==> inputs of run K <==
==> flow/design.v <==
`timescale 1ns / 1ps
module ALU_ACC(
    input         clk,
    input         rst_n,
    input         C8,     
    input         C9,     
    input         C13,    
    input         C15,    
    input         C16,    
    input         C17,    
    input         C18,    
    input         C19,    
    input         C20,    
    input         C21,    
    input  [15:0] BR_out,
    output [15:0] ALU_out,
    output reg [3:0] ALUflags  
    );
    reg [15:0] ACC;
    assign ALU_out = ACC;
    wire signed [15:0] sACC = ACC;
    wire signed [15:0] sBR  = BR_out;
    wire signed [31:0] prod = sACC * sBR;
    wire [16:0] sum  = {1'b0, ACC} + {1'b0, BR_out};
    wire [16:0] diff = {1'b0, ACC} - {1'b0, BR_out};
    wire [15:0] quot = (BR_out == 16'b0) ? 16'hFFFF : ACC / BR_out;
    reg  [15:0] res;
    always @(*) begin
        if (C17)      res = ACC >> 1;
        else if (C18) res = ACC << 1;
        else if (C19) res = ACC & BR_out;
        else if (C20) res = ACC | BR_out;
        else          res = ~ACC;
    end
    always @(posedge clk or negedge rst_n) begin
        if (!rst_n) begin
            ACC      <= 16'b0;
            ALUflags <= 4'b0;
        end
        else begin
            if (C8) begin
                ACC      <= 16'b0;
                ALUflags <= {1'b1, 3'b0};
            end
            else if (C9) begin
                ACC <= sum[15:0];
                ALUflags[3] <= (sum[15:0] == 16'b0);
                ALUflags[2] <= sum[16];
                ALUflags[1] <= (ACC[15] == BR_out[15]) && (sum[15] != ACC[15]);
                ALUflags[0] <= sum[15];
            end
            else if (C13) begin
                ACC <= diff[15:0];
                ALUflags[3] <= (diff[15:0] == 16'b0);
                ALUflags[2] <= (ACC < BR_out);
                ALUflags[1] <= (ACC[15] != BR_out[15]) && (diff[15] != ACC[15]);
                ALUflags[0] <= diff[15];
            end
            else if (C15) begin
                ACC <= prod[15:0];
                ALUflags[3] <= (prod[15:0] == 16'b0);
                ALUflags[2] <= 1'b0;
                ALUflags[1] <= (prod[31:16] != {16{prod[15]}});
                ALUflags[0] <= prod[15];
            end
            else if (C16) begin
                ACC <= quot;
                ALUflags[3] <= (quot == 16'b0);
                ALUflags[2] <= 1'b0;
                ALUflags[1] <= 1'b0;
                ALUflags[0] <= quot[15];
            end
            else if (C17 | C18 | C19 | C20 | C21) begin
                ACC <= res;
                ALUflags[3] <= (res == 16'b0);
                ALUflags[2] <= 1'b0;
                ALUflags[1] <= 1'b0;
                ALUflags[0] <= res[15];
            end
        end
    end
endmodule
`timescale 1ns / 1ps
    module BR(
    input clk,
    input rst_n,
    input C7,
    input [15:0] MBR_out,
    output [15:0] BR_out
    );
    reg [15:0] BRr;
    assign BR_out = BRr;
    always@(posedge clk or negedge rst_n) begin
        if(!rst_n) begin
            BRr <= 16'b0;
        end
        else begin
            if(C7) begin
                BRr <= MBR_out;  
            end
            else begin
                BRr <= BRr;
            end
        end
    end
endmodule
`timescale 1ns / 1ps
module IR(
    input clk,
    input rst_n,
    input C4,
    input [15:0] MBR_out,
    output [7:0] IR_out
    );
    reg [7:0] IRr;
    assign IR_out = IRr;
    always@(posedge clk or negedge rst_n) begin
        if(!rst_n) begin
            IRr <= 8'b0;
        end
        else begin
            if(C4) begin
                IRr <= MBR_out[15:8];
            end
            else begin
                IRr <= IRr;
            end
        end
    end
endmodule
`timescale 1ns / 1ps
module MAR(
    input clk,
    input rst_n,
    input C5,
    input C10,
    input [15:0] MBR_out,
    input [7:0] PC_out,
    output [7:0] MAR_out_memory
    );
    reg [7:0] MARr;
    assign MAR_out_memory = MARr;
    always@(posedge clk or negedge rst_n) begin
        if(!rst_n) begin
            MARr <= 8'b0;
        end
        else begin
            if(C5) begin
                MARr <= MBR_out[7:0];
            end
            else if(C10) begin
                MARr <= PC_out;
            end
            else begin
                MARr <= MARr;
            end
        end
    end
endmodule
`timescale 1ns / 1ps
module MBR(
    input clk,
    input rst_n,
    input C3,
    input C11,
    input C12,
    input [15:0] ALU_out,
    input [15:0] MBR_in_memory,
    output [15:0] MBR_out,
    output reg [15:0] MBR_out_memory
    );
    reg [15:0] MBRr;
    assign MBR_out = MBRr;
    always@(posedge clk or negedge rst_n) begin
        if(!rst_n) begin
            MBRr <= 16'b0;
        end
        else begin
            if(C3) begin
                MBRr <= MBR_in_memory;
            end
            else if(C12) begin
                MBRr <= ALU_out;
            end
            else begin
                MBRr <= MBRr;
            end
            if(C11) begin
                MBR_out_memory <= MBRr;
            end
        end
    end
endmodule
`timescale 1ns / 1ps
module PC(
    input clk,
    input rst_n,
    input C6,
    input C14,
    input [15:0] MBR_out,
    output [7:0] PC_out
    );
    reg [7:0] PCr;
    assign PC_out = PCr;
    always@(posedge clk or negedge rst_n) begin
        if(!rst_n) begin
            PCr <= 8'b0;
        end
        else begin
            if(C14) begin
                PCr <= MBR_out[15:8];  
            end
            else if(C6) begin
                PCr <= PCr + 1'b1;  
            end
            else begin
                PCr <= PCr;
            end
        end
    end
endmodule
`timescale 1ns / 1ps
module bitcruncher_dp(
    input         clk,
    input         rst_n,
    input  [21:0] ctrl,             
    input  [15:0] MBR_in_memory,
    output [7:0]  MAR_out_memory,
    output [15:0] MBR_out_memory,
    output [7:0]  IR_out,
    output [3:0]  ALUflags
    );
    wire [21:0] Control_Signals = ctrl;
    wire [15:0] MBR_out;
    wire [15:0] BR_out;
    wire [15:0] ALU_out;
    wire [7:0]  PC_out;
    MAR u_MAR(
    .clk     ( clk     ),
    .rst_n   ( rst_n   ),
    .C5      ( Control_Signals[5]  ),
    .C10     ( Control_Signals[10] ),
    .MBR_out ( MBR_out ),
    .PC_out  ( PC_out  ),
    .MAR_out_memory ( MAR_out_memory )
    );
    MBR u_MBR(
    .clk           ( clk           ),
    .rst_n         ( rst_n         ),
    .C3            ( Control_Signals[3]  ),
    .C11           ( Control_Signals[11] ),
    .C12           ( Control_Signals[12] ),
    .ALU_out       ( ALU_out       ),
    .MBR_in_memory ( MBR_in_memory ),
    .MBR_out       ( MBR_out       ),
    .MBR_out_memory ( MBR_out_memory )
    );
    ALU_ACC u_ALU_ACC(
    .clk     ( clk     ),
    .rst_n   ( rst_n   ),
    .C8      ( Control_Signals[8]  ),
    .C9      ( Control_Signals[9]  ),
    .C13     ( Control_Signals[13] ),
    .C15     ( Control_Signals[15] ),
    .C16     ( Control_Signals[16] ),
    .C17     ( Control_Signals[17] ),
    .C18     ( Control_Signals[18] ),
    .C19     ( Control_Signals[19] ),
    .C20     ( Control_Signals[20] ),
    .C21     ( Control_Signals[21] ),
    .BR_out  ( BR_out  ),
    .ALU_out ( ALU_out ),
    .ALUflags ( ALUflags )
    );
    PC u_PC(
    .clk     ( clk     ),
    .rst_n   ( rst_n   ),
    .C6      ( Control_Signals[6]  ),
    .C14     ( Control_Signals[14] ),
    .MBR_out ( MBR_out ),
    .PC_out  ( PC_out  )
    );
    IR u_IR(
    .clk     ( clk     ),
    .rst_n   ( rst_n   ),
    .C4      ( Control_Signals[4] ),
    .MBR_out ( MBR_out ),
    .IR_out  ( IR_out  )
    );
    BR u_BR(
    .clk     ( clk     ),
    .rst_n   ( rst_n   ),
    .C7      ( Control_Signals[7] ),
    .MBR_out ( MBR_out ),
    .BR_out  ( BR_out  )
    );
endmodule
==> flow/run.sh <==
#!/bin/bash
# the make line also repeats each setting of config.mk as NAME=value (left out here)
make -C /OpenROAD-flow-scripts/flow DESIGN_CONFIG=/design/flow/config.mk WORK_HOME=/design/flow/orfs CLKGATE_MAP_FILE= finish
==> flow/config.mk <==
export PLATFORM = sky130hd
export DESIGN_NAME = bitcruncher_dp
export DESIGN_NICKNAME = bitcruncher_dp
export VERILOG_FILES = /design/flow/design.v
export SDC_FILE = /design/flow/constraint.sdc
export NUM_CORES = 4
export LEC_CHECK = 0
export ABC_AREA = 1
export CAP_MARGIN = 20
export CORE_ASPECT_RATIO = 0.5
export CORE_MARGIN = 2
export CORE_UTILIZATION = 69
export CTS_CLUSTER_DIAMETER = 107
export CTS_CLUSTER_SIZE = 98
export GPL_ROUTABILITY_DRIVEN = 0
export HOLD_SLACK_MARGIN = 0.27
export PLACE_DENSITY = 0.42
export SLEW_MARGIN = 20
export TNS_END_PERCENT = 25
==> flow/constraint.sdc <==
create_clock -name core_clock -period 40.0 [get_ports {clk}]
set_input_delay 8.0000 -clock core_clock [delete_from_list [all_inputs] [get_ports {clk}]]
set_output_delay 8.0000 -clock core_clock [all_outputs]
set_load 0.01 [all_outputs]
==> run P: changes against run K <==
- ABC_AREA: 1 -> unset
- CORE_ASPECT_RATIO: 0.5 -> unset
- CORE_UTILIZATION: 69 -> 58
- CTS_CLUSTER_DIAMETER: 107 -> unset
- CTS_CLUSTER_SIZE: 98 -> unset
- GPL_ROUTABILITY_DRIVEN: 0 -> unset
- HOLD_SLACK_MARGIN: 0.27 -> unset
- PLACE_DENSITY: 0.42 -> unset
- TNS_END_PERCENT: 25 -> unset
==> flow/constraint.sdc (replaced) <==
create_clock -name core_clock -period 35.5 [get_ports {clk}]
set_input_delay 7.1000 -clock core_clock [delete_from_list [all_inputs] [get_ports {clk}]]
set_output_delay 7.1000 -clock core_clock [all_outputs]
set_load 0.01 [all_outputs]
==> run M: changes against run K <==
- CORE_ASPECT_RATIO: 0.5 -> unset
- CORE_UTILIZATION: 69 -> 72
- CTS_CLUSTER_DIAMETER: 107 -> 357
- CTS_CLUSTER_SIZE: 98 -> unset
- GPL_ROUTABILITY_DRIVEN: 0 -> unset
- HOLD_SLACK_MARGIN: 0.27 -> unset
- PLACE_DENSITY: 0.42 -> unset
- PLACE_DENSITY_LB_ADDON: unset -> 0.01
- TNS_END_PERCENT: 25 -> 5
==> flow/constraint.sdc (replaced) <==
create_clock -name core_clock -period 22.4 [get_ports {clk}]
set_input_delay 4.4800 -clock core_clock [delete_from_list [all_inputs] [get_ports {clk}]]
set_output_delay 4.4800 -clock core_clock [all_outputs]
set_load 0.01 [all_outputs]
==> run Z: changes against run K <==
- ABC_AREA: 1 -> unset
- CORE_ASPECT_RATIO: 0.5 -> unset
- CORE_MARGIN: 2 -> 8
- CORE_UTILIZATION: 69 -> 40
- CTS_CLUSTER_DIAMETER: 107 -> 336
- CTS_CLUSTER_SIZE: 98 -> unset
- GPL_ROUTABILITY_DRIVEN: 0 -> unset
- HOLD_SLACK_MARGIN: 0.27 -> unset
- PLACE_DENSITY: 0.42 -> unset
- SLEW_MARGIN: 20 -> 40
- TNS_END_PERCENT: 25 -> 85
==> results <==
|  | run P | run M | run Z | run K |
|---|---|---|---|---|
| Detailed placer's ending HPWL | 59000 µm | 66300 µm | 63600 µm | 57600 µm |
| Initial cell density of the core | 59.2% | 73.5% | 40.2% | 69.9% |
| Data arrival time at the worst-slack endpoint | 33.46 ns | - | 34.14 ns | 28.69 ns |
| Crit path time final | 33.16 ns | - | 33.84 ns | 28.38 ns |
| Sequential fraction of total cell area | 9.61% | - | 9.46% | 9.29% |
| Result of the run | timing/DRC/antenna clean | did not finish | timing/DRC/antenna clean | timing/DRC/antenna clean |
| Last stage reached | - | global routing | - | - |
| Data-path buffer share of cell area in the final layout | 4.13% | - | 4.49% | 4.04% |
| Multi-Input Combinational | 2237 | - | 2237 | 2437 |
| Detailed Route WL | 76600 µm | - | 81900 µm | 73300 µm |
| Max transition margin | 28.9% | - | 42.5% | 29.8% |
| Worst reg2reg path startpoint | u_ALU_ACC.ACC[3] | - | u_ALU_ACC.ACC[1] | u_BR.BRr[10] |
| Area fraction in mux cells | 3.89% | 0.370% | 3.89% | 0.370% |
| Clock transition time at the flip-flop clock pins of the worst setup and hold paths | 0.07 ns | - | 0.08 ns | 0.08 ns |
| Top metal layer carrying routed signals | met5 | - | met4 | met4 |
